$ cat flow/config.mk
export PLATFORM = sky130hd
export DESIGN_NAME = APB_TOP
export DESIGN_NICKNAME = APB_TOP
export VERILOG_FILES = /design/flow/design.v
export SDC_FILE = /design/flow/constraint.sdc
export NUM_CORES = 4
export LEC_CHECK = 0
export ABC_AREA = 1
export CAP_MARGIN = 20
export CORE_MARGIN = 2
export CORE_UTILIZATION = 72
export CTS_CLUSTER_DIAMETER = 206
export CTS_CLUSTER_SIZE = 31
export SLEW_MARGIN = 20
$ cat flow/design.v
module APB_MASTER(PCLK,PRESETn,PREADY,ST,WEN,APB_WADRS,APB_RADRS,APB_WDATA,PRDATA,PSEL,PLSVERR,PENABLE,PWRITE,PADDR,PWDATA,APB_RDATA_OUT);
input ST,WEN;
input [8:0] APB_WADRS,APB_RADRS;
input [7:0] APB_WDATA;
output [7:0] APB_RDATA_OUT;
input PCLK,PRESETn,PREADY;
input [7:0] PRDATA;
output reg PSEL,PLSVERR;
output reg PENABLE,PWRITE;
output reg [8:0] PADDR;
output reg [7:0] PWDATA;
reg [1:0] PS,NS;
localparam  IDLE=2'b00,
            SETUP=2'b01,
            ACCESS=2'b10;
reg setup_error;
reg invalid_setup_error;
reg [7:0] rdata;
assign APB_RDATA_OUT = rdata;
always @(posedge PCLK)
begin
    if(!PRESETn)
        PS<=IDLE;
    else
        PS<=NS;
end
always @(*)
begin
    case(PS)
        IDLE:
        begin
            if(ST)
            begin
                NS=SETUP;
            end
            else
            begin
                NS=IDLE;
            end
        end
        SETUP:
        begin
            NS=ACCESS;
        end
        ACCESS:
        begin
            if(!PREADY)
                NS=ACCESS;
            else
            begin
                if(ST)
                    NS=SETUP;
                else
                    NS=IDLE;
            end
        end
        default:NS=IDLE;
    endcase
end
always @(posedge PCLK)
begin
    if(!PRESETn)
    begin
        PSEL     <= 0;
        PENABLE  <= 0;
        PWRITE   <= 0;
        PADDR    <= 0;
        PWDATA   <= 0;
    end
    else
    case(NS)
        IDLE:
        begin
            PSEL     <= 0;
            PENABLE  <= 0;
            PWRITE   <= 0;
            PADDR    <= 0;
            PWDATA   <= 0;
        end
        SETUP:
        begin
            PSEL    <= 1;
            PENABLE <= 0;
            PWRITE  <= WEN;
            PADDR   <= WEN ? APB_WADRS : APB_RADRS;
            PWDATA  <= APB_WDATA;
        end
        ACCESS:
        begin
            PSEL    <= 1;
            PENABLE <= 1;
        end
        default:
        begin
            PSEL     <= 0;
            PENABLE  <= 0;
            PWRITE   <= 0;
            PADDR    <= 0;
            PWDATA   <= 0;
        end
    endcase
end
always @(posedge PCLK)
begin
    if(!PRESETn)
        rdata <= 0;
    else if (PS == ACCESS && !PWRITE && PREADY)
        rdata <= PRDATA;
end
always @(*)
begin
    if (PADDR > 9'h03F)
        setup_error = 1'b1;
    else
        setup_error = 1'b0;
    invalid_setup_error = setup_error;
end
always @(posedge PCLK)
begin
    if(!PRESETn)
        PLSVERR <= 0;
    else
        PLSVERR <= invalid_setup_error;
end
endmodule
module APB_SLAVE(
 input PCLK,PRESETn,
 input PSEL,PENABLE,PWRITE,
 input [7:0]PADDR,PWDATA,
 output [7:0]PRDATA,
 output reg PREADY );
reg [7:0] mem [0:63];
assign PRDATA = (PADDR < 8'd64) ? mem[PADDR[5:0]] : 8'h00;
always @(*)
begin
 if(!PRESETn)
      PREADY = 0;
 else if(PSEL && PENABLE)
      PREADY = 1;
 else
      PREADY = 0;
end
always @(posedge PCLK)
begin
 if(PREADY && PWRITE && (PADDR < 8'd64))
      mem[PADDR[5:0]] <= PWDATA;
end
endmodule
module APB_TOP(
    input PCLK, PRESETn,
    input ST, WEN,
    input [8:0] APB_WADRS, APB_RADRS,
    input [7:0] APB_WDATA,
    output [7:0] APB_RDATA_OUT,
    output PSLVERR
);
    wire PSEL, PENABLE, PWRITE, PREADY;
    wire [8:0] PADDR;
    wire [7:0] PWDATA, PRDATA;
    APB_MASTER MASTER_INST (
        .PCLK(PCLK),
        .PRESETn(PRESETn),
        .PREADY(PREADY),
        .ST(ST),
        .WEN(WEN),
        .APB_WADRS(APB_WADRS),
        .APB_RADRS(APB_RADRS),
        .APB_WDATA(APB_WDATA),
        .PRDATA(PRDATA),
        .PSEL(PSEL),
        .PLSVERR(PSLVERR),
        .PENABLE(PENABLE),
        .PWRITE(PWRITE),
        .PADDR(PADDR),
        .PWDATA(PWDATA),
        .APB_RDATA_OUT(APB_RDATA_OUT)
    );
    APB_SLAVE SLAVE_INST (
        .PCLK(PCLK),
        .PRESETn(PRESETn),
        .PSEL(PSEL),
        .PENABLE(PENABLE),
        .PWRITE(PWRITE),
        .PADDR(PADDR[7:0]),  
        .PWDATA(PWDATA),
        .PRDATA(PRDATA),
        .PREADY(PREADY)
    );
endmodule
$ cat flow/constraint.sdc
create_clock -name core_clock -period 1.24 [get_ports {PCLK}]
set_input_delay 0.2480 -clock core_clock [delete_from_list [all_inputs] [get_ports {PCLK}]]
set_output_delay 0.2480 -clock core_clock [all_outputs]
set_load 0.01 [all_outputs]
$ cat flow/run.sh
#!/bin/bash
# the make line also repeats each setting of config.mk as NAME=value (left out here)
make -C /OpenROAD-flow-scripts/flow DESIGN_CONFIG=/design/flow/config.mk WORK_HOME=/design/flow/orfs CLKGATE_MAP_FILE= finish
==> results.ini, run 1 <==
[yosys]
async_flop_share = 0
postSynthCellCount = 1937
avgSynthCellArea_um2 = 11.55
logic_family = simple AND/OR/NAND/NOR gates
yosys_most_used_dff = edfxtp_1
largest_area_cell = edfxtp_1
synthAoiAreaFrac = 0.007945
ys_types = 24
yosysSeqAreaShare = 0.7215
yosys_warnings = 2
top_cell_area_share = 0.6875
topCellsByArea = edfxtp_1, nand2_1, nand3_1
ys_sh_xor = 0
edf_count = 512
most_common_cell = nand2_1
simple_gate_area_frac = 0.2280
synth_area_mm2 = 0.02236
ys_area_mm2 = 0.02236
ys_sh_adder = 0.001119
yosysCellCount = 1937
fp_nets = 1969
mux_area_frac = 0.004028
synthTopCellsByCount = nand2_1, edfxtp_1, nand3_1, nor2_1, buf_2
synth_flops = 550

[sta]
period_needed_ps = 2080
fin_skew_ps = 24.59
setup_viol = 555
drv_slew = 0
relSlewSlack = 0.6249
setup-tns-final_ps = -305530
rsz0062_at_grt = true
fin_ws_ps = -840.3
hold_viol = 0
max_freq_mhz = 480.7
period_used_share = 1.678
tightest_slew_ps = 561.9

[cts]
clock_sinks = 550
cts_htree_levels = 1
cts_root_buf = clkbuf_16
clock_latency_ps = 580
clock_path_buffers = 3
path_clk_slew_ps = 120
cts_buffers = 21
tritoncts = yes
cts_hold_buf = 0

[global_routing]
grt_pass1_vias = 16200
grt_util_met3 = 0.07579
grt_max_degree = 65
grt_usage = 0.3899
globalRouteOverflowTotal = 0
met1_usage = 0.5355
grt_pass1_wl_um = 94790
antenna_found_initial = 0
grt.busiest_layer = met2
use_met2 = 0.6264

[finish]
fin_nets = 2132
fin_util = 0.8918
comb_area_mm2 = 0.006518
ff_latch_area_mm2 = 0.01616
n_fill_cell = 1245
syn_to_final_growth_pct = 21.98

[worst_hold_path]
hold_depth = 3
holdPathEnd = MASTER_INST.PWDATA[6]$_SDFFE_PN0N_
min_path_type = input port to flip-flop
hold_start = APB_WDATA[6]

[pwr]
power_frac_comb = 0.080
pg_comb_mw = 2.49
power_leakage_nw = 10.26
maxPowerGroup = registers
power_frac_clock = 0.273
seq_power_share = 0.647
p_switching_mw = 7.019
ir_drop_mv = 1.219
clock_power_mw = 8.56
p_total_mw = 31.31
switching_share = 0.2242
p_int_mw = 24.29
p_per_area_mw_per_mm2 = 1148
seq-power_mw = 20.3

[floorplanning]
chip_area_mm2 = 0.03249
die_w_um = 180.2
die_h_um = 180.2
num_rows = 64
core_area_mm2 = 0.03059
ioPinCount = 39
initCoreUtil = 0.7311

[routing]
antenna_left = 0
num_vias = 16920
drt-total-wl_um = 67710
antenna_cells = 0
drcViolationCount = 0
wl_per_cell_um = 27.05
dr.pass1.iters = 8
viasPerCell = 6.761
drt_iter0_drc = 2977

[worst_setup_path]
start_kind = flip-flop
cp_top_family = simple AND/OR/NAND/NOR gates
worst_r2r_endpoint = MASTER_INST.rdata[3]$_SDFFE_PN0P_
path_buffers = 4
reg2reg_depth = 14
end_kind = flip-flop
r2r_slack_ps = -840
worstPathArrival_ps = 2540
critical_path_depth = 14
cp_data_required_time_ps = 1700
cp-endpoint = MASTER_INST.rdata[3]$_SDFFE_PN0P_
path_cells = buf_12 > clkinv_16 > buf_16 > clkbuf_16 > nand2_1 > nand3_1 > nand3_1 > nand2_1 > nand2_2 > nand3_2 > nand3_1 > nand2_2 > nand2_1 > a21oi_2
cp_slowest_stage_delay_ps = 390
cp_max_fo = 11
crit_type = flip-flop to flip-flop
cpMaxStageDelayCell = dfxtp_4

[outcome]
so.violations = negative setup slack
status = failed layout checks

[place]
io_buffers = 38
dp_hpwl_um = 37080
gp_congestion = 1.018

[job]
cap_violations = 0
openroad.warnings = 33

-- repair_timing --
item | CTS | global route
setup buffers | 9 | 6
setup endpoints to repair | 555 | 556
hold endpoints to repair | 0 | 0
gates cloned | 9 | 12
pin swaps | 11 | 38
gates resized | 335 | 113
-- final cells by class --
cell class                 instances  area share
inverter                          29    0.005137
sequential                       550      0.5924
timing repair buffer             252      0.1241
tap                              396     0.01816
clock buffer                      28     0.02023
clock inverter                     2   0.0006421
multi-input combinational       1245      0.2389
timing repair inverter             1   0.0004128
-- per-stage QoR --
step / setup slack (ps) / instance area [µm²] / instances / hold WS, ps
3_3_place_gp: -1115 / 24400 / 2437 / 455.9
4_1_cts: -677.4 / 26540 / 2485 / 227.2
6_report: -840.3 / 27280 / 2503 / 222.8
3_5_place_dp: -1267 / 24400 / 2437 / 466.8
2_1_floorplan: -496.0 / 22360 / 1937 / 324.2
5_1_grt: -872.0 / 27280 / 2503 / 234.4
-- routing by layer --
| metal | up-vias | share of wire |
|---|---|---|
| met4 | 0 | 0.059 |
| met2 | 1567 | 0.47 |
| met3 | 340 | 0.15 |
| li1 | 7061 | - |
| met1 | 7954 | 0.33 |
| met5 | - | 0 |
==> inputs of run 2 (changes only) <==
Settings changed: ABC_AREA 1 to unset, CAP_MARGIN 20 to 5, CORE_ASPECT_RATIO set to 1.93, CORE_UTILIZATION 72 to 40, CTS_CLUSTER_DIAMETER 206 to unset, CTS_CLUSTER_SIZE 31 to unset, TNS_END_PERCENT set to 20.
Clock period 1.24 ns to 2.7 ns, I/O delays scaled along.
==> results.ini, run 2 <==
[outcome]
status = finished clean

[worst_setup_path]
start_kind = flip-flop
cpMaxStageDelayCell = dfxtp_4
path_cells = buf_4 > nor2b_2 > buf_12 > buf_4 > a22o_1 > a221oi_1 > buf_4 > o22ai_1 > a2111oi_1 > a211o_1
reg2reg_depth = 10
crit_type = flip-flop to flip-flop
r2r_slack_ps = 50
cp_top_family = AND-OR/OR-AND gates
cp_max_fo = 13
cp-endpoint = MASTER_INST.rdata[2]$_SDFFE_PN0P_
cp_data_required_time_ps = 3220
path_buffers = 4
worstPathArrival_ps = 3170
crit_top_cell = buf_4
end_kind = flip-flop
cp_slowest_stage_delay_ps = 460
critical_path_depth = 10
worst_r2r_endpoint = MASTER_INST.rdata[2]$_SDFFE_PN0P_

[cts]
cts_root_buf = clkbuf_16
tritoncts = yes
clock_sinks = 550
cts_buffers = 45
cts_htree_levels = 2
path_clk_slew_ps = 70
clock_path_buffers = 3
clock_latency_ps = 570

[sta]
period_needed_ps = 2650
relSlewSlack = 0.3349
drv_slew = 0
setup-tns-final_ps = 0
hold_viol = 0
rsz0062_at_grt = false
tightest_slew_ps = 994.0
max_freq_mhz = 377.4
fin_ws_ps = 50.47
fin_skew_ps = 15.20
setup_viol = 0
period_used_share = 0.9813

[global_routing]
grt_max_degree = 66
globalRouteOverflowTotal = 0
grt_pass1_vias = 11240
antenna_found_initial = 0
grt_usage = 0.1918
grt_pass1_wl_um = 75490

[finish]
n_fill_cell = 4376
postLayoutCellArea_mm2 = 0.02513
comb_area_mm2 = 0.004803
final_cells = 1965
fin_nets = 1305
syn_to_final_growth_pct = 18.22
fin_util = 0.4768
ff_latch_area_mm2 = 0.01615

[worst_hold_path]
min_path_type = flip-flop to flip-flop
hold_start = MASTER_INST.PWDATA[0]$_SDFFE_PN0N_
hold_depth = 1
holdPathEnd = MASTER_INST.PWDATA[0]$_SDFFE_PN0N_

[place]
place_ws_ps = -320.0
io_buffers = 38
dp_hpwl_um = 34230
gp_congestion = 0.8474
place_inst = 1879
placed_cell_area_mm2 = 0.02354

[routing]
drcViolationCount = 0
antenna_left = 0
viasPerCell = 5.542
wl_per_cell_um = 26.34
num_vias = 10890
drt_iter0_drc = 841
dr.pass1.iters = 5
drt-total-wl_um = 51770

[floorplanning]
initCoreUtil = 0.4033
die_w_um = 169.9
num_rows = 117
core_area_mm2 = 0.05270
die_h_um = 324.2
ioPinCount = 39
chip_area_mm2 = 0.05509

[yosys]
synthTopCellsByCount = edfxtp_1, mux2i_1, mux4_2, nor2_1, dfxtp_1
fp_nets = 1117
yosysCellCount = 1085
ys_sh_xor = 0
most_common_cell = edfxtp_1
async_flop_share = 0
largest_area_cell = edfxtp_1
topCellsByArea = edfxtp_1, mux4_2, mux2i_1
synthAoiAreaFrac = 0.04256
logic_family = multiplexers
ys_sh_adder = 0.001177
simple_gate_area_frac = 0.03032
yosysSeqAreaShare = 0.7592
synth_flops = 550
postSynthCellCount = 1085
mux_area_frac = 0.1505
synth_area_mm2 = 0.02125
yosys_warnings = 2
top_cell_area_share = 0.7234
ys_area_mm2 = 0.02125
ys_types = 38
avgSynthCellArea_um2 = 19.59
yosys_most_used_dff = edfxtp_1
edf_count = 512

[pwr]
power_frac_clock = 0.409
p_switching_mw = 3.396
seq_power_share = 0.555
seq-power_mw = 9.34
power_frac_comb = 0.036
clock_power_mw = 6.88
p_per_area_mw_per_mm2 = 669.4
p_int_mw = 13.42
switching_share = 0.2019
power_leakage_nw = 7.230
ir_drop_mv = 0.3640
pg_comb_uw = 603
maxPowerGroup = registers

[job]
openroad.warnings = 27
cap_violations = 0

run 2: what timing repair did:
action / in CTS / in global routing
pin swaps: 0 / 1
buffers inserted: 1 / 0
setup endpoints to repair: 7 / 7
hold buffers: 0 / 0
resized: 4 / 6
run 2: area by class of cell:
| cell class | count | share of cell area |
|---|---|---|
| well taps | 654 | 0.03257 |
| clock buffers | 61 | 0.05015 |
| multi-input cells | 471 | 0.1912 |
| clock inverters | 23 | 0.01101 |
| inverters | 3 | 0.0004482 |
| repair buffers | 202 | 0.07161 |
| diodes | 1 | 0.00009960 |
| flip-flops and latches | 550 | 0.6429 |
run 2: per-stage QoR:
| step | total power, mW | hold WS [ps] |
|---|---|---|
| after global placement | 10.12 | 449.0 |
| after detailed placement | 10.13 | 451.6 |
| after CTS | 16.93 | 466.6 |
| after floorplan | 9.835 | 426.2 |
| final | 16.82 | 466.0 |
| after global routing | 17.25 | 478.0 |
run 2: per-layer routing:
| layer | wire, µm | GRT usage |
|---|---|---|
| met3 | 1864 | 0.02032 |
| met5 | 0 | 0 |
| met2 | 27590 | 0.3513 |
| met4 | 3011 | 0.1007 |
| met1 | 19300 | 0.2203 |
==> inputs of run 3 (changes only) <==
Settings changed: ABC_AREA set to 1, CAP_MARGIN 5 to 20, CELL_PAD_IN_SITES_DETAIL_PLACEMENT set to 2, CORE_ASPECT_RATIO 1.93 to unset, CORE_UTILIZATION 40 to 35, GPL_ROUTABILITY_DRIVEN set to 1, GPL_TIMING_DRIVEN set to 0, MAX_ROUTING_LAYER set to met4, PLACE_DENSITY set to 0.73, SETUP_SLACK_MARGIN set to 0.17.
Clock period 2.7 ns to 2.23 ns, I/O delays scaled along.
==> results.ini, run 3 <==
[outcome]
status = failed layout checks
so.violations = negative setup slack

[routing]
wl_per_cell_um = 56.07
dr.pass1.iters = 9
viasPerCell = 7.541
drcViolationCount = 0
drt-total-wl_um = 173000
drt_iter0_drc = 4826
num_vias = 23260
antenna_left = 0

[sta]
period_used_share = 1.681
period_needed_ps = 3749
fin_skew_ps = 79.89
max_freq_mhz = 266.7
rsz0062_at_grt = true
fin_ws_ps = -1519
relSlewSlack = 0.1984
drv_slew = 0
hold-worst-slack_ps = 254.4
tightest_slew_ps = 1202
setup_viol = 494
hold_viol = 0

[floorplanning]
ioPinCount = 39
core_area_mm2 = 0.06308
die_h_um = 256.8
num_rows = 92
chip_area_mm2 = 0.06594
die_w_um = 256.8
initCoreUtil = 0.3545

[pwr]
seq-power_mw = 11.4
ir_drop_mv = 1.013
clock_power_mw = 11.4
switching_share = 0.2924
power_frac_clock = 0.464
p_switching_mw = 7.194
power_frac_comb = 0.074
maxPowerGroup = registers
p_total_mw = 24.60
pg_comb_mw = 1.82
seq_power_share = 0.462
p_per_area_mw_per_mm2 = 830.0
p_int_mw = 17.41
power_leakage_nw = 11.13

[yosys]
simple_gate_area_frac = 0.2280
logic_family = simple AND/OR/NAND/NOR gates
postSynthCellCount = 1937
synthAoiAreaFrac = 0.007945
yosysCellCount = 1937
most_common_cell = nand2_1
avgSynthCellArea_um2 = 11.55
yosys_warnings = 2
ys_sh_xor = 0
async_flop_share = 0
ys_types = 24
yosys_most_used_dff = edfxtp_1
top_cell_area_share = 0.6875
yosysSeqAreaShare = 0.7215
synthTopCellsByCount = nand2_1, edfxtp_1, nand3_1, nor2_1, buf_2
mux_area_frac = 0.004028
ys_area_mm2 = 0.02236
synth_area_mm2 = 0.02236
largest_area_cell = edfxtp_1
fp_nets = 1969
edf_count = 512
ys_sh_adder = 0.001119
topCellsByArea = edfxtp_1, nand2_1, nand3_1
synth_flops = 550

[finish]
fin_util = 0.4699
fin_nets = 2178
final_cells = 3085
n_fill_cell = 6133
syn_to_final_growth_pct = 32.54

[cts]
cts_htree_levels = 2
path_clk_slew_ps = 80
cts_root_buf = clkbuf_16
clock_sinks = 550
tritoncts = yes
cts_buffers = 57
clock_path_buffers = 3
clock_latency_ps = 740

[job]
cap_violations = 0
openroad.warnings = 30

[place]
dp_hpwl_um = 68080
place_inst = 2825
gp_congestion = 0.9710
place_ws_ps = -1607
io_buffers = 37

[worst_setup_path]
worstPathArrival_ps = 4390
worst_r2r_endpoint = MASTER_INST.rdata[1]$_SDFFE_PN0P_
cp_top_family = simple AND/OR/NAND/NOR gates
crit_top_cell = nand2_1
cp_slowest_stage_delay_ps = 520
r2r_slack_ps = -1520
cp_max_fo = 10
reg2reg_depth = 13
path_cells = buf_12 > buf_16 > buf_8 > nand2_1 > nand3_1 > nand3_2 > nand2_2 > nand2_1 > nand3_2 > nand3_4 > nand2_2 > nand2_1 > a21oi_2
cp-endpoint = MASTER_INST.rdata[1]$_SDFFE_PN0P_
critical_path_depth = 13
path_buffers = 3
end_kind = flip-flop
cp_data_required_time_ps = 2870
cpMaxStageDelayCell = nand2_1
start_kind = flip-flop
crit_type = flip-flop to flip-flop

[global_routing]
antenna_found_initial = 28
globalRouteOverflowTotal = 0
use_met2 = 0.6438
grt_pass1_wl_um = 195900
grt.busiest_layer = met2
grt_util_met3 = 0.2367
grt_usage = 0.4559
grt_max_degree = 66
met1_usage = 0.4504
grt_pass1_vias = 22030

[worst_hold_path]
hold_start = PRESETn
holdPathEnd = MASTER_INST.PS[0]$_DFF_P_
hold_depth = 2
min_path_type = input port to flip-flop

run 3: metrics by stage:
| stage | TNS (ps) | cell area, µm² |
|---|---|---|
| 3_3_place_gp | -776110 | 23790 |
| 3_5_place_dp | -708700 | 23950 |
| 2_1_floorplan | 0 | 22360 |
| 4_1_cts | 0 | 28720 |
| 5_1_grt | -79900 | 29640 |
| 6_report | -121380 | 29640 |
run 3: repair_timing:
action / in CTS / in global routing
hold buffers: 0 / 0
setup buffers: 96 / 8
pin swaps: 77 / 34
gates cloned: 2 / 2
gates resized: 387 / 176
endpoints found under the setup margin: 547 / 510
run 3: final cells by class:
class / instances / area [µm²] / area share
flip-flops and latches: 550 / 16170 / 0.5456
repair buffers: 150 / 2100 / 0.07083
clock inverters: 32 / 321.6 / 0.01085
multi-input cells: 1245 / 6953 / 0.2346
diodes: 45 / 112.6 / 0.003799
inverters: 29 / 127.6 / 0.004306
clock buffers: 75 / 1556 / 0.05251
plain buffers: 113 / 1239 / 0.04179
well taps: 846 / 1059 / 0.03571
run 3: per-layer routing:
| layer | vias up | wire length, µm |
|---|---|---|
| met2 | 3240 | 67670 |
| met4 | 0 | 23100 |
| met1 | 11100 | 49560 |
| met5 | - | 0 |
| met3 | 1670 | 32650 |
| li1 | 7259 | - |
==> inputs of run 4 (changes only) <==
Settings changed: ABC_AREA 1 to 0, CAP_MARGIN 20 to 5, CELL_PAD_IN_SITES_DETAIL_PLACEMENT 2 to 0, CELL_PAD_IN_SITES_GLOBAL_PLACEMENT set to 3, CORE_ASPECT_RATIO set to 1.09, CORE_UTILIZATION 35 to 70, CTS_CLUSTER_DIAMETER set to 294, GPL_ROUTABILITY_DRIVEN 1 to 0, GPL_TIMING_DRIVEN 0 to unset, HOLD_SLACK_MARGIN set to -0.1, MAX_ROUTING_LAYER met4 to unset, MIN_ROUTING_LAYER set to met1, PLACE_DENSITY 0.73 to unset, SETUP_SLACK_MARGIN 0.17 to 1.0, SLEW_MARGIN 20 to 5, TNS_END_PERCENT 20 to 5.
Clock period 2.23 ns to 2.7 ns, I/O delays scaled along.
==> results.ini, run 4 <==
[outcome]
status = stopped before the end
lastStage = 3_1_place_gp_skip_io
toolErrorMsg = [ERROR GPL-0301] Utilization 106.260 % exceeds 100%.

[yosys]
ys_area_mm2 = 0.02125
synthTopCellsByCount = edfxtp_1, mux2i_1, mux4_2, nor2_1, dfxtp_1
synth_flops = 550
largest_area_cell = edfxtp_1
most_common_cell = edfxtp_1
ys_sh_adder = 0.001177
synth_area_mm2 = 0.02125
yosys_most_used_dff = edfxtp_1
avgSynthCellArea_um2 = 19.59
top_cell_area_share = 0.7234
yosysCellCount = 1085
yosysSeqAreaShare = 0.7592
topCellsByArea = edfxtp_1, mux4_2, mux2i_1
synthAoiAreaFrac = 0.04256
async_flop_share = 0
ys_sh_xor = 0
fp_nets = 1117
ys_types = 38
postSynthCellCount = 1085
simple_gate_area_frac = 0.03032
logic_family = multiplexers
yosys_warnings = 2
edf_count = 512
mux_area_frac = 0.1505

[floorplanning]
initCoreUtil = 0.7109
die_w_um = 170.9
core_area_mm2 = 0.02989
die_h_um = 185.9
num_rows = 66
chip_area_mm2 = 0.03177

==> inputs of run 5 (changes only) <==
Settings changed: ABC_AREA 0 to 1, CAP_MARGIN 5 to 20, CELL_PAD_IN_SITES_DETAIL_PLACEMENT 0 to unset, CELL_PAD_IN_SITES_GLOBAL_PLACEMENT 3 to unset, CORE_ASPECT_RATIO 1.09 to unset, CORE_UTILIZATION 70 to 71, CTS_CLUSTER_DIAMETER 294 to 398, GPL_ROUTABILITY_DRIVEN 0 to unset, HOLD_SLACK_MARGIN -0.1 to unset, MIN_ROUTING_LAYER met1 to unset, PLACE_DENSITY set to 0.35, SETUP_SLACK_MARGIN 1.0 to unset, SLEW_MARGIN 5 to 20, TNS_END_PERCENT 5 to unset.
Clock period 2.7 ns to 1.39 ns, I/O delays scaled along.
==> results.ini, run 5 <==
[finish]
ff_latch_area_mm2 = 0.01616
comb_area_mm2 = 0.007337
n_fill_cell = 640
fin_util = 0.9524
syn_to_final_growth_pct = 31.29
fin_nets = 2175

[sta]
period_needed_ps = 2433
setup-tns-final_ps = -330920
period_used_share = 1.750
tightest_slew_ps = 824.8
setup_viol = 549
hold_viol = 0
fin_ws_ps = -1043
drv_slew = 0
rsz0062_at_grt = true
relSlewSlack = 0.4495
fin_skew_ps = 22.68
max_freq_mhz = 411.0

[yosys]
avgSynthCellArea_um2 = 11.55
postSynthCellCount = 1937
yosys_warnings = 2
synth_flops = 550
top_cell_area_share = 0.6875
edf_count = 512
ys_sh_adder = 0.001119
synth_area_mm2 = 0.02236
largest_area_cell = edfxtp_1
logic_family = simple AND/OR/NAND/NOR gates
topCellsByArea = edfxtp_1, nand2_1, nand3_1
synthTopCellsByCount = nand2_1, edfxtp_1, nand3_1, nor2_1, buf_2
mux_area_frac = 0.004028
synthAoiAreaFrac = 0.007945
ys_sh_xor = 0
yosys_most_used_dff = edfxtp_1
yosysSeqAreaShare = 0.7215
ys_area_mm2 = 0.02236
yosysCellCount = 1937
async_flop_share = 0
most_common_cell = nand2_1
fp_nets = 1969
simple_gate_area_frac = 0.2280
ys_types = 24

[worst_setup_path]
cp-endpoint = MASTER_INST.rdata[7]$_SDFFE_PN0P_
worst_r2r_endpoint = MASTER_INST.rdata[7]$_SDFFE_PN0P_
cpMaxStageDelayCell = dfxtp_4
end_kind = flip-flop
path_cells = buf_12 > inv_16 > buf_12 > buf_12 > clkbuf_16 > nand2_4 > nand3_2 > nand3_2 > nand2_2 > nand2_1 > nand3_2 > nand3_2 > nand2_4 > nand2_4 > a21oi_2
crit_type = flip-flop to flip-flop
reg2reg_depth = 15
start_kind = flip-flop
cp_data_required_time_ps = 1860
cp_top_family = simple AND/OR/NAND/NOR gates
crit_top_cell = nand3_2
path_buffers = 5
critical_path_depth = 15
cp_max_fo = 5
worstPathArrival_ps = 2900
r2r_slack_ps = -1040
cp_slowest_stage_delay_ps = 390

[pwr]
power_leakage_nw = 11.23
ir_drop_mv = 1.274
pg_comb_mw = 2.72
clock_power_mw = 14.6
power_frac_comb = 0.077
power_frac_clock = 0.413
p_int_mw = 26.90
p_per_area_mw_per_mm2 = 1206
seq_power_share = 0.511
switching_share = 0.2406
p_switching_mw = 8.521
p_total_mw = 35.42
maxPowerGroup = registers
seq-power_mw = 18.1

[job]
openroad.warnings = 32
cap_violations = 0

[routing]
antenna_left = 0
antenna_cells = 0
num_vias = 19940
wl_per_cell_um = 35.59
drcViolationCount = 0
drt_iter0_drc = 5153
viasPerCell = 7.728
dr.pass1.iters = 13
drt-total-wl_um = 91820

[place]
dp_hpwl_um = 36200
gp_congestion = 1.037
io_buffers = 38

[global_routing]
grt.busiest_layer = met2
met1_usage = 0.5675
grt_max_degree = 66
grt_pass1_wl_um = 105300
use_met2 = 0.6811
grt_pass1_vias = 17370
grt_usage = 0.4346
grt_util_met3 = 0.09988
globalRouteOverflowTotal = 0
antenna_found_initial = 2

[cts]
cts_hold_buf = 0
tritoncts = yes
clock_latency_ps = 590
cts_htree_levels = 2
clock_sinks = 550
cts_buffers = 51
path_clk_slew_ps = 70
cts_root_buf = clkbuf_16
clock_path_buffers = 3

[floorplanning]
core_area_mm2 = 0.03083
die_h_um = 181.5
num_rows = 64
chip_area_mm2 = 0.03294
initCoreUtil = 0.7254
die_w_um = 181.5
ioPinCount = 39

[worst_hold_path]
min_path_type = input port to flip-flop
hold_depth = 3
holdPathEnd = MASTER_INST.PWDATA[6]$_SDFFE_PN0N_
hold_start = APB_WDATA[6]

[outcome]
so.violations = negative setup slack
status = failed layout checks

==> run 5: final cells by class <==
cell class	count	share of cell area
repair inverters	2	0.001065
clock buffers	68	0.04743
multi-input cells	1245	0.2499
inverters	29	0.004475
flip-flops and latches	550	0.5504
well taps	396	0.01688
clock inverters	26	0.008566
repair buffers	264	0.1213
==> run 5: repair_timing <==
action	4_1_cts	5_1_grt
endpoints found under the setup margin	554	554
gates resized	347	312
buffers inserted	19	15
pin swaps	43	101
gates cloned	14	9
==> run 5: per-stage QoR <==
stage | cells | hold slack (ps) | area, µm² | worst slack (ps)
2_1_floorplan | 1937 | 354.2 | 22360 | -346.0
3_3_place_gp | 2432 | 458.2 | 24300 | -948.2
3_5_place_dp | 2432 | 461.1 | 24300 | -997.9
4_1_cts | 2558 | 272.2 | 27860 | -562.8
5_1_grt | 2580 | 294.0 | 29360 | -955.6
6_report | 2580 | 279.0 | 29360 | -1043
==> run 5: metal layers <==
layer  wire (µm)  share of wire
met2       38690           0.42
met3       17900           0.19
met1       25570           0.28
met4        9641           0.11
met5          13        0.00014
==> inputs of run 6 (changes only) <==
Settings changed: CELL_PAD_IN_SITES_DETAIL_PLACEMENT set to 2, CELL_PAD_IN_SITES_GLOBAL_PLACEMENT set to 3, CORE_UTILIZATION 71 to 28, CTS_CLUSTER_DIAMETER 398 to unset, GPL_ROUTABILITY_DRIVEN set to 1, GPL_TIMING_DRIVEN set to 0, MIN_ROUTING_LAYER set to met2, PLACE_DENSITY 0.35 to unset, PLACE_DENSITY_LB_ADDON set to 0.13, SETUP_SLACK_MARGIN set to -0.02.
Clock period 1.39 ns to 1.93 ns, I/O delays scaled along.
==> results.ini, run 6 <==
[sta]
rsz0062_at_grt = true
period_used_share = 1.134
setup-tns-final_ps = -2043
fin_ws_ps = -258.9
setup_viol = 42
relSlewSlack = 0.4055
hold_viol = 0
period_needed_ps = 2189
fin_skew_ps = 31.68
tightest_slew_ps = 891.7
max_freq_mhz = 456.9
drv_slew = 0

[finish]
comb_area_mm2 = 0.007807
syn_to_final_growth_pct = 40.09
ff_latch_area_mm2 = 0.01617
final_cells = 3274
fin_nets = 2211
postLayoutCellArea_mm2 = 0.03133
n_fill_cell = 7873
fin_util = 0.3966

[place]
placed_cell_area_mm2 = 0.02442
place_inst = 3040
dp_hpwl_um = 63960
io_buffers = 37
gp_congestion = 0.9435

[pwr]
pg_comb_mw = 1.99
p_int_mw = 20.82
ir_drop_mv = 0.5649
seq_power_share = 0.472
power_frac_comb = 0.072
p_total_mw = 27.73
seq-power_mw = 13.1
p_per_area_mw_per_mm2 = 885.2
power_frac_clock = 0.456
clock_power_mw = 12.6
power_leakage_nw = 11.66
switching_share = 0.2493
p_switching_mw = 6.913
maxPowerGroup = registers

[cts]
cts_buffers = 67
clock_latency_ps = 630
cts_hold_buf = 0
cts_htree_levels = 3
clock_path_buffers = 3
tritoncts = yes
cts_root_buf = clkbuf_16
path_clk_slew_ps = 70
clock_sinks = 550

[routing]
viasPerCell = 6.667
num_vias = 21830
dr.pass1.iters = 6
drcViolationCount = 0
drt_iter0_drc = 3191
antenna_left = 0
drt-total-wl_um = 101000
wl_per_cell_um = 30.85

[floorplanning]
core_area_mm2 = 0.07900
initCoreUtil = 0.2831
ioPinCount = 39
die_h_um = 286.6
chip_area_mm2 = 0.08215
die_w_um = 286.6
num_rows = 103

[worst_setup_path]
cp_slowest_stage_delay_ps = 340
path_buffers = 4
worst_r2r_endpoint = MASTER_INST.rdata[3]$_SDFFE_PN0P_
critical_path_depth = 14
crit_top_cell = nand2_2
cpMaxStageDelayCell = dfxtp_2
r2r_slack_ps = -260
cp_data_required_time_ps = 2400
cp_max_fo = 7
crit_type = flip-flop to flip-flop
cp-endpoint = MASTER_INST.rdata[3]$_SDFFE_PN0P_
reg2reg_depth = 14
path_cells = buf_12 > clkinv_16 > buf_16 > clkbuf_16 > nand2_2 > nand3_4 > nand3_4 > nand2_2 > nand2_1 > nand3_2 > nand3_2 > nand2_4 > nand2_2 > a21oi_2
start_kind = flip-flop
cp_top_family = simple AND/OR/NAND/NOR gates
worstPathArrival_ps = 2660
end_kind = flip-flop

[yosys]
top_cell_area_share = 0.6875
yosysCellCount = 1937
topCellsByArea = edfxtp_1, nand2_1, nand3_1
edf_count = 512
yosys_warnings = 2
ys_sh_xor = 0
ys_sh_adder = 0.001119
synthAoiAreaFrac = 0.007945
largest_area_cell = edfxtp_1
fp_nets = 1969
synth_flops = 550
simple_gate_area_frac = 0.2280
logic_family = simple AND/OR/NAND/NOR gates
yosys_most_used_dff = edfxtp_1
async_flop_share = 0
most_common_cell = nand2_1
mux_area_frac = 0.004028
avgSynthCellArea_um2 = 11.55
synthTopCellsByCount = nand2_1, edfxtp_1, nand3_1, nor2_1, buf_2
ys_types = 24
postSynthCellCount = 1937
ys_area_mm2 = 0.02236
yosysSeqAreaShare = 0.7215
synth_area_mm2 = 0.02236

[global_routing]
grt_max_degree = 55
antenna_found_initial = 0
globalRouteOverflowTotal = 0
grt_pass1_wl_um = 135600
grt_pass1_vias = 25230
grt_usage = 0.3542

[worst_hold_path]
hold_depth = 2
holdPathEnd = MASTER_INST.PS[0]$_DFF_P_
min_path_type = input port to flip-flop
hold_start = PRESETn

[job]
cap_violations = 0
openroad.warnings = 29

[outcome]
so.violations = negative setup slack
status = failed layout checks

[run 6: routing by layer]
metal,GRT usage,share of wire,vias to the layer above
met5,0.1192,0.016,-
met4,0.06584,0.062,46
met3,0.4795,0.42,549
met2,0.4164,0.50,6727
met1,-,0,7254
li1,-,-,7252
[run 6: through the flow]
stage          hold slack [ps]  setup slack [ps]
6_report                 254.7            -258.9
5_1_grt                  258.9            -298.0
4_1_cts                  211.5            -110.0
3_5_place_dp             470.7             -2078
3_3_place_gp             458.9             -2396
2_1_floorplan            432.3             126.2
[run 6: what timing repair did]
| action | CTS | global route |
|---|---|---|
| setup endpoints to repair | 545 | 483 |
| buffers inserted | 84 | 24 |
| cloned | 4 | 11 |
| resized | 431 | 324 |
| pin swaps | 65 | 107 |
[run 6: final cells by class]
type | instances | share of cell area
Inverter | 29 | 0.004752
Buffer | 111 | 0.04497
Timing Repair Buffer | 175 | 0.07584
Tap cell | 1050 | 0.04193
Multi-Input combinational cell | 1245 | 0.2492
Clock inverter | 31 | 0.008107
Sequential cell | 550 | 0.5162
Clock buffer | 81 | 0.05883
Antenna cell | 2 | 0.0001597
==> inputs of run 7 (changes only) <==
Settings changed: ABC_AREA 1 to unset, CELL_PAD_IN_SITES_DETAIL_PLACEMENT 2 to unset, CELL_PAD_IN_SITES_GLOBAL_PLACEMENT 3 to unset, CORE_UTILIZATION 28 to 65, GPL_ROUTABILITY_DRIVEN 1 to unset, GPL_TIMING_DRIVEN 0 to unset, MIN_ROUTING_LAYER met2 to unset, PLACE_DENSITY_LB_ADDON 0.13 to unset, SETUP_SLACK_MARGIN -0.02 to 0.59.
Clock period 1.93 ns to 2.07 ns, I/O delays scaled along.
==> results.ini, run 7 <==
[outcome]
status = failed layout checks
so.violations = negative setup slack

[routing]
dr.pass1.iters = 5
drt-total-wl_um = 48950
wl_per_cell_um = 27.77
viasPerCell = 6.382
antenna_left = 0
drcViolationCount = 0
drt_iter0_drc = 1291
antenna_cells = 0
num_vias = 11250

[sta]
max_freq_mhz = 416.3
fin_ws_ps = -332.1
setup_viol = 8
rsz0062_at_grt = true
hold_viol = 0
relSlewSlack = 0.4696
drv_slew = 0
period_needed_ps = 2402
tightest_slew_ps = 792.6
period_used_share = 1.160
fin_skew_ps = 18.59

[worst_hold_path]
hold_start = PRESETn
hold_depth = 3
holdPathEnd = MASTER_INST.PS[0]$_DFF_P_
min_path_type = input port to flip-flop

[yosys]
edf_count = 512
fp_nets = 1117
ys_sh_xor = 0
ys_area_mm2 = 0.02125
async_flop_share = 0
postSynthCellCount = 1085
yosysSeqAreaShare = 0.7592
yosysCellCount = 1085
synth_area_mm2 = 0.02125
mux_area_frac = 0.1505
topCellsByArea = edfxtp_1, mux4_2, mux2i_1
yosys_warnings = 2
synthTopCellsByCount = edfxtp_1, mux2i_1, mux4_2, nor2_1, dfxtp_1
yosys_most_used_dff = edfxtp_1
ys_sh_adder = 0.001177
ys_types = 38
top_cell_area_share = 0.7234
synth_flops = 550
simple_gate_area_frac = 0.03032
largest_area_cell = edfxtp_1
logic_family = multiplexers
synthAoiAreaFrac = 0.04256
most_common_cell = edfxtp_1
avgSynthCellArea_um2 = 19.59

[place]
dp_hpwl_um = 30650
io_buffers = 38
placed_cell_area_mm2 = 0.02367
gp_congestion = 0.8679

[cts]
clock_latency_ps = 570
path_clk_slew_ps = 70
cts_root_buf = clkbuf_16
clock_path_buffers = 3
clock_sinks = 550
tritoncts = yes
cts_buffers = 52
cts_htree_levels = 2
cts_hold_buf = 0

[worst_setup_path]
reg2reg_depth = 7
worstPathArrival_ps = 2860
cpMaxStageDelayCell = mux4_2
cp_data_required_time_ps = 2520
r2r_slack_ps = -330
path_cells = buf_12 > buf_12 > mux4_2 > mux4_2 > nor2b_2 > a2111oi_2 > a211o_1
start_kind = flip-flop
cp_max_fo = 7
worst_r2r_endpoint = MASTER_INST.rdata[7]$_SDFFE_PN0P_
path_buffers = 2
crit_type = flip-flop to flip-flop
end_kind = flip-flop
critical_path_depth = 7
cp_top_family = multiplexers
cp-endpoint = MASTER_INST.rdata[7]$_SDFFE_PN0P_
cp_slowest_stage_delay_ps = 570

[pwr]
p_switching_mw = 4.509
power_leakage_nw = 7.446
ir_drop_mv = 1.139
p_per_area_mw_per_mm2 = 850.8
p_int_mw = 17.74
maxPowerGroup = registers
power_frac_comb = 0.042
clock_power_mw = 9.15
pg_comb_uw = 936
switching_share = 0.2027
seq-power_mw = 12.2
p_total_mw = 22.25
seq_power_share = 0.547
power_frac_clock = 0.411

[finish]
postLayoutCellArea_mm2 = 0.02615
syn_to_final_growth_pct = 23.05
fin_nets = 1311
fin_util = 0.8079

[floorplanning]
core_area_mm2 = 0.03237
num_rows = 66
die_w_um = 184.8
die_h_um = 184.8
chip_area_mm2 = 0.03416
initCoreUtil = 0.6565
ioPinCount = 39

[global_routing]
antenna_found_initial = 0
grt_usage = 0.2980
grt_max_degree = 66
globalRouteOverflowTotal = 0
grt_pass1_vias = 11330
grt_pass1_wl_um = 71950

[job]
openroad.warnings = 32
cap_violations = 0

run 7: through the flow:
step	setup TNS, ps	cells	setup WS (ps)	hold WS [ps]
after global placement	-172200	1637	-560.5	448.2
after global routing	-2830	1763	-383.6	348.0
after floorplan	0	1085	13.66	432.8
after detailed placement	-178220	1637	-619.4	453.9
final	-2390	1763	-332.1	360.0
after CTS	-2274	1759	-315.3	328.1
run 7: cell type report:
cell class                      instances  area (µm²)
Inverter                                3       11.26
Multi-Input combinational cell        471        5580
Clock buffer                           66        1416
Sequential cell                       550       16180
Fill cell                            1704        6220
Tap cell                              442       553.0
Timing Repair Buffer                  201        2190
Clock inverter                         30       225.2
run 7: layer usage:
metal  wire [µm]  GRT usage  up-vias
li1            -          -     4858
met1       19040     0.4101     5785
met2       24090     0.4776      504
met3        4122    0.06646      104
met4        1697     0.1079        0
met5           0          0        -
run 7: what timing repair did:
| action | in CTS | in global routing |
|---|---|---|
| gates resized | 120 | 27 |
| endpoints found under the setup margin | 553 | 551 |
| pin swaps | 44 | 22 |
| buffers inserted | 24 | 4 |
| gates cloned | 2 | 0 |
==> inputs of run 8 (changes only) <==
Settings changed: ABC_AREA set to 1, CORE_UTILIZATION 65 to 71, CTS_CLUSTER_DIAMETER set to 398, CTS_CLUSTER_SIZE set to 18, PLACE_DENSITY_LB_ADDON set to 0.01, SETUP_SLACK_MARGIN 0.59 to -0.09.
Clock period 2.07 ns to 1.37 ns, I/O delays scaled along.
==> results.ini, run 8 <==
[yosys]
fp_nets = 1969
largest_area_cell = edfxtp_1
synthAoiAreaFrac = 0.007945
yosys_warnings = 2
top_cell_area_share = 0.6875
synth_flops = 550
synthTopCellsByCount = nand2_1, edfxtp_1, nand3_1, nor2_1, buf_2
most_common_cell = nand2_1
ys_types = 24
ys_sh_xor = 0
synth_area_mm2 = 0.02236
yosysCellCount = 1937
mux_area_frac = 0.004028
logic_family = simple AND/OR/NAND/NOR gates
topCellsByArea = edfxtp_1, nand2_1, nand3_1
edf_count = 512
yosysSeqAreaShare = 0.7215
ys_area_mm2 = 0.02236
simple_gate_area_frac = 0.2280
yosys_most_used_dff = edfxtp_1
avgSynthCellArea_um2 = 11.55
async_flop_share = 0
postSynthCellCount = 1937
ys_sh_adder = 0.001119

[place]
io_buffers = 38
placed_cell_area_mm2 = 0.02447
place_ws_ps = -979.1
dp_hpwl_um = 36370
gp_congestion = 0.9033
place_inst = 2449

[routing]
wl_per_cell_um = 33.80
drcViolationCount = 0
viasPerCell = 7.564
drt_iter0_drc = 4381
dr.pass1.iters = 12
antenna_cells = 0
antenna_left = 0
num_vias = 19130
drt-total-wl_um = 85490

[global_routing]
antenna_found_initial = 0
grt_usage = 0.4448
use_met2 = 0.6935
grt_pass1_wl_um = 107200
grt.busiest_layer = met2
globalRouteOverflowTotal = 0
grt_max_degree = 64
grt_pass1_vias = 17700
met1_usage = 0.5504
grt_util_met3 = 0.1219

[pwr]
p_total_mw = 31.83
clock_power_mw = 10.9
p_per_area_mw_per_mm2 = 1117
seq-power_mw = 18.4
p_switching_mw = 7.645
power_leakage_nw = 10.86
power_frac_comb = 0.081
switching_share = 0.2402
power_frac_clock = 0.342
pg_comb_mw = 2.58
p_int_mw = 24.18
maxPowerGroup = registers
ir_drop_mv = 1.625
seq_power_share = 0.577

[worst_hold_path]
holdPathEnd = MASTER_INST.PWDATA[2]$_SDFFE_PN0N_
min_path_type = input port to flip-flop
hold_start = APB_WDATA[2]
hold_depth = 3

[sta]
hold_viol = 0
tightest_slew_ps = 999.4
hold-worst-slack_ps = 281.1
setup-tns-final_ps = -244170
rsz0062_at_grt = true
period_needed_ps = 2343
relSlewSlack = 0.3328
max_freq_mhz = 426.8
setup_viol = 555
fin_ws_ps = -973.2
drv_slew = 0
period_used_share = 1.710
fin_skew_ps = 37.12

[worst_setup_path]
cp_data_required_time_ps = 1860
cp-endpoint = MASTER_INST.rdata[7]$_SDFFE_PN0P_
critical_path_depth = 13
crit_type = flip-flop to flip-flop
worst_r2r_endpoint = MASTER_INST.rdata[7]$_SDFFE_PN0P_
cpMaxStageDelayCell = dfxtp_4
worstPathArrival_ps = 2830
path_cells = buf_12 > inv_12 > buf_16 > nand2_1 > nand3_1 > nand3_1 > nand2_1 > nand2_1 > nand3_2 > nand3_4 > nand2_2 > nand2_1 > a21oi_2
end_kind = flip-flop
start_kind = flip-flop
cp_max_fo = 18
cp_top_family = simple AND/OR/NAND/NOR gates
crit_top_cell = nand2_1
cp_slowest_stage_delay_ps = 370
r2r_slack_ps = -970
path_buffers = 3
reg2reg_depth = 13

[floorplanning]
initCoreUtil = 0.7254
num_rows = 64
ioPinCount = 39
chip_area_mm2 = 0.03294
core_area_mm2 = 0.03083
die_h_um = 181.5
die_w_um = 181.5

[outcome]
status = failed layout checks
so.violations = negative setup slack

[finish]
n_fill_cell = 884
fin_util = 0.9242
final_cells = 2529
syn_to_final_growth_pct = 27.41
fin_nets = 2158
postLayoutCellArea_mm2 = 0.02849

[cts]
cts_root_buf = clkbuf_16
cts_buffers = 36
path_clk_slew_ps = 80
clock_sinks = 550
cts_hold_buf = 0
cts_htree_levels = 2
tritoncts = yes
clock_path_buffers = 3
clock_latency_ps = 580

[job]
cap_violations = 0
openroad.warnings = 31

-- run 8: layer usage --
metal	routed length, µm	up-vias
li1	-	7121
met1	23620	8607
met2	36450	2538
met3	15890	862
met4	9447	2
met5	79	-
-- run 8: layout make-up --
type                            count  area, µm²  share of cell area
Sequential cell                   550      16160              0.5671
Multi-Input combinational cell   1245       7247              0.2543
Timing Repair Buffer              262       3438              0.1207
Clock buffer                       43      969.7             0.03403
Tap cell                          396      495.5             0.01739
Inverter                           29      127.6            0.004479
Timing Repair inverter              2      32.53            0.001142
Clock inverter                      2      25.02           0.0008782
-- run 8: what timing repair did --
item	4_1_cts	5_1_grt
setup buffers	11	8
pin swaps	75	36
endpoints found under the setup margin	554	551
resized	470	131
cloned	18	2
==> inputs of run 9 (changes only) <==
Settings changed: ABC_AREA 1 to unset, CTS_CLUSTER_DIAMETER 398 to unset, CTS_CLUSTER_SIZE 18 to unset, GPL_TIMING_DRIVEN set to 1, PLACE_DENSITY_LB_ADDON 0.01 to 0.03, SETUP_SLACK_MARGIN -0.09 to 0.25.
Clock period 1.37 ns to 2.39 ns, I/O delays scaled along.
==> results.ini, run 9 <==
[finish]
n_fill_cell = 1197
fin_util = 0.8569
postLayoutCellArea_mm2 = 0.02533
ff_latch_area_mm2 = 0.01615
syn_to_final_growth_pct = 19.18
fin_nets = 1347
comb_area_mm2 = 0.004942

[yosys]
synth_area_mm2 = 0.02125
yosys_most_used_dff = edfxtp_1
avgSynthCellArea_um2 = 19.59
logic_family = multiplexers
simple_gate_area_frac = 0.03032
topCellsByArea = edfxtp_1, mux4_2, mux2i_1
synthTopCellsByCount = edfxtp_1, mux2i_1, mux4_2, nor2_1, dfxtp_1
async_flop_share = 0
yosys_warnings = 2
ys_sh_xor = 0
top_cell_area_share = 0.7234
synthAoiAreaFrac = 0.04256
yosysSeqAreaShare = 0.7592
ys_types = 38
synth_flops = 550
ys_area_mm2 = 0.02125
yosysCellCount = 1085
ys_sh_adder = 0.001177
edf_count = 512
fp_nets = 1117
largest_area_cell = edfxtp_1
most_common_cell = edfxtp_1
postSynthCellCount = 1085
mux_area_frac = 0.1505

[worst_setup_path]
crit_type = flip-flop to flip-flop
cp-endpoint = MASTER_INST.rdata[3]$_SDFFE_PN0P_
reg2reg_depth = 7
cp_max_fo = 6
cp_data_required_time_ps = 2830
worst_r2r_endpoint = MASTER_INST.rdata[3]$_SDFFE_PN0P_
r2r_slack_ps = -130
cp_top_family = AND-OR/OR-AND gates
path_cells = buf_6 > buf_12 > buf_4 > mux4_2 > a211oi_1 > a2111oi_2 > a211o_1
end_kind = flip-flop
cp_slowest_stage_delay_ps = 570
start_kind = flip-flop
worstPathArrival_ps = 2970
path_buffers = 3
cpMaxStageDelayCell = a211oi_1
critical_path_depth = 7

[cts]
clock_sinks = 550
clock_path_buffers = 3
cts_buffers = 51
cts_htree_levels = 2
path_clk_slew_ps = 60
tritoncts = yes
cts_root_buf = clkbuf_16
clock_latency_ps = 560

[routing]
dr.pass1.iters = 5
antenna_cells = 0
wl_per_cell_um = 29.69
drt_iter0_drc = 1769
num_vias = 11970
viasPerCell = 6.863
drcViolationCount = 0
drt-total-wl_um = 51780
antenna_left = 0

[sta]
period_needed_ps = 2522
period_used_share = 1.055
tightest_slew_ps = 781.6
fin_ws_ps = -132.0
setup_viol = 5
setup-tns-final_ps = -325.5
relSlewSlack = 0.4789
rsz0062_at_grt = true
hold_viol = 0
drv_slew = 0
max_freq_mhz = 396.5
fin_skew_ps = 17.14

[global_routing]
grt_pass1_wl_um = 76530
grt_pass1_vias = 12090
antenna_found_initial = 0
grt_max_degree = 66
globalRouteOverflowTotal = 0
grt_usage = 0.3419

[floorplanning]
initCoreUtil = 0.7190
chip_area_mm2 = 0.03133
num_rows = 63
ioPinCount = 39
core_area_mm2 = 0.02956
die_h_um = 177.0
die_w_um = 177.0

[place]
io_buffers = 38
placed_cell_area_mm2 = 0.02349
place_ws_ps = -754.7
gp_congestion = 0.8816
dp_hpwl_um = 31040

[pwr]
p_per_area_mw_per_mm2 = 739.3
power_frac_comb = 0.040
power_leakage_nw = 7.458
switching_share = 0.2016
clock_power_mw = 7.43
p_total_mw = 18.73
p_int_mw = 14.95
power_frac_clock = 0.397
maxPowerGroup = registers
seq-power_mw = 10.6
p_switching_mw = 3.775
ir_drop_mv = 0.8589
pg_comb_uw = 747
seq_power_share = 0.563

[outcome]
status = failed layout checks
so.violations = negative setup slack

[job]
cap_violations = 0
openroad.warnings = 30

[worst_hold_path]
hold_start = MASTER_INST.PADDR[8]$_SDFFE_PN0N_
hold_depth = 2
holdPathEnd = MASTER_INST.PADDR[8]$_SDFFE_PN0N_
min_path_type = flip-flop to flip-flop

## run 9: layout make-up
class	count	area share
Multi-Input combinational cell	471	0.1951
Inverter	3	0.0004446
Sequential cell	550	0.6378
Clock inverter	18	0.003161
Tap cell	390	0.01926
Timing Repair Buffer	238	0.08803
Clock buffer	74	0.05621
## run 9: timing repair
| item | in CTS | in global routing |
|---|---|---|
| endpoints found under the setup margin | 8 | 78 |
| hold buffers | 0 | 0 |
| resized | 32 | 20 |
| pin swaps | 7 | 2 |
| gates cloned | 1 | 0 |
| setup buffers | 5 | 4 |
## run 9: through the flow
stage | instances | hold slack (ps)
finish | 1744 | 480.6
global route | 1744 | 509.4
CTS | 1740 | 483.4
detailed placement | 1642 | 474.4
global placement | 1642 | 447.9
floorplan | 1085 | 426.2
## run 9: layer usage
metal	GRT usage	vias up	wire, µm
met5	0	-	0
li1	-	4903	-
met3	0.06443	184	5432
met4	0.1377	0	2625
met2	0.5496	913	24990
met1	0.4738	5969	18740
==> inputs of run 10 (changes only) <==
Settings changed: CORE_UTILIZATION 71 to 72, CTS_CLUSTER_DIAMETER set to 50, CTS_CLUSTER_SIZE set to 32, GPL_TIMING_DRIVEN 1 to unset, PLACE_DENSITY set to 0.37, PLACE_DENSITY_LB_ADDON 0.03 to unset, SETUP_SLACK_MARGIN 0.25 to 0.35.
Clock period 2.39 ns to 1.64 ns, I/O delays scaled along.
==> results.ini, run 10 <==
[global_routing]
grt_pass1_wl_um = 91830
grt_max_degree = 66
globalRouteOverflowTotal = 0
grt_usage = 0.4252
grt_pass1_vias = 13140
antenna_found_initial = 2

[sta]
fin_skew_ps = 36.87
tightest_slew_ps = 793.4
setup_viol = 548
fin_ws_ps = -1076
rsz0062_at_grt = true
hold-worst-slack_ps = 405.9
relSlewSlack = 0.4711
drv_slew = 0
max_freq_mhz = 368.1
period_needed_ps = 2716
period_used_share = 1.656
hold_viol = 0

[worst_hold_path]
min_path_type = input port to flip-flop
hold_start = APB_WDATA[5]
hold_depth = 2
holdPathEnd = MASTER_INST.PWDATA[5]$_SDFFE_PN0N_

[outcome]
status = failed layout checks
so.violations = negative setup slack

[place]
place_ws_ps = -1156
dp_hpwl_um = 32710
gp_congestion = 0.8798
io_buffers = 38
place_inst = 1605

[yosys]
largest_area_cell = edfxtp_1
ys_types = 38
postSynthCellCount = 1085
avgSynthCellArea_um2 = 19.59
ys_sh_xor = 0
top_cell_area_share = 0.7234
logic_family = multiplexers
fp_nets = 1117
synthAoiAreaFrac = 0.04256
most_common_cell = edfxtp_1
synth_area_mm2 = 0.02125
synthTopCellsByCount = edfxtp_1, mux2i_1, mux4_2, nor2_1, dfxtp_1
yosysSeqAreaShare = 0.7592
simple_gate_area_frac = 0.03032
topCellsByArea = edfxtp_1, mux4_2, mux2i_1
mux_area_frac = 0.1505
yosysCellCount = 1085
ys_sh_adder = 0.001177
yosys_warnings = 2
edf_count = 512
synth_flops = 550
ys_area_mm2 = 0.02125
async_flop_share = 0
yosys_most_used_dff = edfxtp_1

[cts]
clock_sinks = 550
cts_buffers = 38
tritoncts = yes
cts_htree_levels = 2
cts_root_buf = clkbuf_16
clock_latency_ps = 570
clock_path_buffers = 3
path_clk_slew_ps = 90

[pwr]
power_frac_clock = 0.392
seq-power_mw = 15.3
power_frac_comb = 0.052
clock_power_mw = 10.8
ir_drop_mv = 1.339
power_leakage_nw = 7.563
p_int_mw = 21.17
pg_comb_mw = 1.42
p_per_area_mw_per_mm2 = 1045
switching_share = 0.2302
seq_power_share = 0.557
maxPowerGroup = registers
p_switching_mw = 6.331

[routing]
dr.pass1.iters = 6
viasPerCell = 7.768
num_vias = 13280
drcViolationCount = 0
drt-total-wl_um = 68470
antenna_cells = 0
antenna_left = 0
wl_per_cell_um = 40.04
drt_iter0_drc = 2770

[finish]
comb_area_mm2 = 0.005670
final_cells = 1710
fin_nets = 1330
syn_to_final_growth_pct = 23.81
n_fill_cell = 819
ff_latch_area_mm2 = 0.01617

[worst_setup_path]
cp_slowest_stage_delay_ps = 490
critical_path_depth = 9
start_kind = flip-flop
worst_r2r_endpoint = MASTER_INST.rdata[2]$_SDFFE_PN0P_
path_buffers = 4
crit_type = flip-flop to flip-flop
cp_max_fo = 5
cp_data_required_time_ps = 2090
crit_top_cell = buf_4
reg2reg_depth = 9
worstPathArrival_ps = 3170
end_kind = flip-flop
r2r_slack_ps = -1080
cp-endpoint = MASTER_INST.rdata[2]$_SDFFE_PN0P_
cp_top_family = AND-OR/OR-AND gates
path_cells = buf_4 > and2_1 > buf_4 > buf_4 > a22oi_1 > a21oi_1 > a2111oi_1 > buf_4 > a211o_1
cpMaxStageDelayCell = a2111oi_1

[floorplanning]
ioPinCount = 39
chip_area_mm2 = 0.03091
num_rows = 62
die_w_um = 175.8
die_h_um = 175.8
core_area_mm2 = 0.02886
initCoreUtil = 0.7365

[job]
cap_violations = 0
openroad.warnings = 32

-- run 10: area by class of cell --
cell class	count	share of cell area
Clock inverter	19	0.008131
Clock buffer	49	0.04336
Timing Repair Buffer	234	0.09990
Multi-Input combinational cell	471	0.2155
Tap cell	384	0.01826
Sequential cell	550	0.6144
Inverter	3	0.0004279
-- run 10: repair_timing --
item,4_1_cts,5_1_grt
hold buffers,0,0
setup endpoints to repair,555,555
buffers inserted,22,13
gates cloned,2,0
pin swaps,18,28
gates resized,77,27
-- run 10: layer usage --
metal | up-vias | routed length [µm] | track usage
met5 | - | 13 | 0
met4 | 2 | 5277 | 0.2159
met3 | 356 | 9709 | 0.08009
met2 | 1548 | 32820 | 0.6882
met1 | 6504 | 20650 | 0.5662
li1 | 4873 | - | -
-- run 10: per-stage QoR --
stage | area, µm² | total power [mW] | util | TNS [ps]
3_3_place_gp | 24090 | 16.78 | 0.8349 | -336740
5_1_grt | 26310 | 27.76 | 0.9119 | -132060
4_1_cts | 25970 | 26.95 | 0.9000 | -65850
6_report | 26310 | 27.50 | 0.9119 | -120410
2_1_floorplan | 21990 | 16.26 | - | -91250
3_5_place_dp | 24090 | 16.82 | 0.8349 | -364390
==> inputs of run 11 (changes only) <==
Settings changed: ABC_AREA set to 1, CAP_MARGIN 20 to 0, CELL_PAD_IN_SITES_GLOBAL_PLACEMENT set to 3, CORE_ASPECT_RATIO set to 0.66, CORE_MARGIN 2 to 5, CORE_UTILIZATION 72 to 58, CTS_CLUSTER_DIAMETER 50 to unset, CTS_CLUSTER_SIZE 32 to 71, GPL_ROUTABILITY_DRIVEN set to 0, GPL_TIMING_DRIVEN set to 0, HOLD_SLACK_MARGIN set to 0.03, MAX_ROUTING_LAYER set to met4, MIN_ROUTING_LAYER set to met2, PLACE_DENSITY 0.37 to unset, PLACE_DENSITY_LB_ADDON set to 0.24, SETUP_SLACK_MARGIN 0.35 to 0.32, SLEW_MARGIN 20 to 40, TNS_END_PERCENT set to 80.
Clock period 1.64 ns to 2.7 ns, I/O delays scaled along.
==> results.ini, run 11 <==
[outcome]
status = stopped before the end
lastStage = 3_1_place_gp_skip_io
toolErrorMsg = [ERROR FLW-0024] Place density exceeds 1.0 (current PLACE_DENSITY_LB_ADDON =  0.24). Please check if the value of  PLACE_DENSITY_LB_ADDON is between 0 and 0.99.

[yosys]
ys_area_mm2 = 0.02236
fp_nets = 1969
synth_flops = 550
async_flop_share = 0
avgSynthCellArea_um2 = 11.55
largest_area_cell = edfxtp_1
ys_types = 24
edf_count = 512
synth_area_mm2 = 0.02236
ys_sh_xor = 0
logic_family = simple AND/OR/NAND/NOR gates
yosysCellCount = 1937
synthAoiAreaFrac = 0.007945
most_common_cell = nand2_1
ys_sh_adder = 0.001119
yosysSeqAreaShare = 0.7215
yosys_warnings = 2
yosys_most_used_dff = edfxtp_1
simple_gate_area_frac = 0.2280
topCellsByArea = edfxtp_1, nand2_1, nand3_1
top_cell_area_share = 0.6875
mux_area_frac = 0.004028
synthTopCellsByCount = nand2_1, edfxtp_1, nand3_1, nor2_1, buf_2
postSynthCellCount = 1937

[floorplanning]
chip_area_mm2 = 0.04267
core_area_mm2 = 0.03810
die_h_um = 169.5
num_rows = 58
initCoreUtil = 0.5870
die_w_um = 251.7

==> inputs of run 12 (changes only) <==
Settings changed: CAP_MARGIN 0 to 20, CELL_PAD_IN_SITES_GLOBAL_PLACEMENT 3 to unset, CORE_ASPECT_RATIO 0.66 to unset, CORE_MARGIN 5 to 2, CORE_UTILIZATION 58 to 70, CTS_CLUSTER_SIZE 71 to 23, GPL_ROUTABILITY_DRIVEN 0 to unset, GPL_TIMING_DRIVEN 0 to unset, HOLD_SLACK_MARGIN 0.03 to unset, MAX_ROUTING_LAYER met4 to unset, MIN_ROUTING_LAYER met2 to unset, PLACE_DENSITY_LB_ADDON 0.24 to unset, SETUP_SLACK_MARGIN 0.32 to 0.41, SLEW_MARGIN 40 to 20, TNS_END_PERCENT 80 to unset.
Clock period 2.7 ns to 1.57 ns, I/O delays scaled along.
==> results.ini, run 12 <==
[place]
io_buffers = 38
place_ws_ps = -910.3
dp_hpwl_um = 34980
gp_congestion = 0.9275
place_inst = 2433

[pwr]
power_frac_clock = 0.410
maxPowerGroup = registers
clock_power_mw = 12.6
p_switching_mw = 6.942
seq-power_mw = 16.0
seq_power_share = 0.523
p_int_mw = 23.70
p_per_area_mw_per_mm2 = 1076
switching_share = 0.2266
power_frac_comb = 0.067
ir_drop_mv = 1.182
pg_comb_mw = 2.06
power_leakage_nw = 10.83

[yosys]
ys_sh_adder = 0.001119
postSynthCellCount = 1937
synth_flops = 550
synth_area_mm2 = 0.02236
fp_nets = 1969
logic_family = simple AND/OR/NAND/NOR gates
ys_types = 24
ys_area_mm2 = 0.02236
ys_sh_xor = 0
async_flop_share = 0
synthTopCellsByCount = nand2_1, edfxtp_1, nand3_1, nor2_1, buf_2
edf_count = 512
avgSynthCellArea_um2 = 11.55
yosys_most_used_dff = edfxtp_1
yosysCellCount = 1937
synthAoiAreaFrac = 0.007945
yosysSeqAreaShare = 0.7215
mux_area_frac = 0.004028
most_common_cell = nand2_1
simple_gate_area_frac = 0.2280
largest_area_cell = edfxtp_1
topCellsByArea = edfxtp_1, nand2_1, nand3_1
top_cell_area_share = 0.6875
yosys_warnings = 2

[outcome]
status = failed layout checks
so.violations = negative setup slack

[floorplanning]
ioPinCount = 39
die_w_um = 182.7
die_h_um = 182.7
chip_area_mm2 = 0.03339
num_rows = 65
initCoreUtil = 0.7106
core_area_mm2 = 0.03147

[routing]
met3_length_um = 11280
wl_per_cell_um = 28.57
num_vias = 17580
antenna_left = 0
viasPerCell = 6.861
dr.pass1.iters = 7
drcViolationCount = 0
top_layer_used = met4
antenna_cells = 0
met1_length_um = 22940
wl_met2_um = 33770
drt_iter0_drc = 3420
drt-total-wl_um = 73190

[sta]
setup-tns-final_ps = -102970
drv_slew = 0
hold-worst-slack_ps = 275.6
fin_skew_ps = 26.26
tightest_slew_ps = 1055
setup_viol = 544
period_needed_ps = 2213
max_freq_mhz = 451.9
relSlewSlack = 0.2956
period_used_share = 1.410
rsz0062_at_grt = true
fin_ws_ps = -643.0
hold_viol = 0

[worst_setup_path]
path_cells = buf_12 > buf_6 > buf_12 > nand2_1 > nand3_1 > nand3_1 > nand2_1 > nand2_1 > nand3_2 > nand3_4 > nand2_4 > nand2_1 > a21oi_2
cp-endpoint = MASTER_INST.rdata[3]$_SDFFE_PN0P_
r2r_slack_ps = -640
path_buffers = 3
cp_top_family = simple AND/OR/NAND/NOR gates
end_kind = flip-flop
cp_slowest_stage_delay_ps = 370
critical_path_depth = 13
crit_type = flip-flop to flip-flop
cp_max_fo = 24
start_kind = flip-flop
crit_top_cell = nand2_1
worstPathArrival_ps = 2720
worst_r2r_endpoint = MASTER_INST.rdata[3]$_SDFFE_PN0P_
cpMaxStageDelayCell = dfxtp_4
reg2reg_depth = 13
cp_data_required_time_ps = 2070

[global_routing]
antenna_found_initial = 0
grt_pass1_wl_um = 95220
globalRouteOverflowTotal = 0
grt_pass1_vias = 16410
grt_usage = 0.3879
grt_max_degree = 66

[finish]
final_cells = 2562
syn_to_final_growth_pct = 27.36
fin_util = 0.9050
fin_nets = 2151

[job]
cap_violations = 0
openroad.warnings = 32

[cts]
clock_sinks = 550
cts_root_buf = clkbuf_16
clock_latency_ps = 600
cts_buffers = 51
path_clk_slew_ps = 70
cts_htree_levels = 2
clock_path_buffers = 3
tritoncts = yes

[worst_hold_path]
hold_start = APB_WDATA[2]
holdPathEnd = MASTER_INST.PWDATA[2]$_SDFFE_PN0N_
hold_depth = 3
min_path_type = input port to flip-flop

==> run 12: layout make-up <==
class / count / area (µm²)
tap: 402 / 503.0
timing repair buffer: 242 / 3212
sequential: 550 / 16170
inverter: 29 / 142.6
clock inverter: 33 / 301.5
clock buffer: 61 / 1365
fill: 1124 / 2990
multi-input combinational: 1245 / 6793
==> run 12: what timing repair did <==
action                                  in CTS  in global routing
endpoints found under the setup margin     556                556
resized                                    341                199
pin swaps                                   37                 53
hold buffers                                 0                  0
cloned                                      11                 10
buffers inserted                             6                  8
==> run 12: routing by layer <==
layer  vias up  GRT usage
li1       7136          -
met4         0     0.2016
met1      8167     0.5163
met5         -          0
met2      1850     0.6173
met3       424    0.07784
==> run 12: per-stage QoR <==
step / instance area [µm²] / power, mW
final: 28480 / 30.64
after global routing: 28480 / 31.07
after CTS: 27450 / 29.89
after detailed placement: 24230 / 17.75
after global placement: 24230 / 17.73
after floorplan: 22360 / 17.12
Power is estimated from default activity; no workload was simulated.
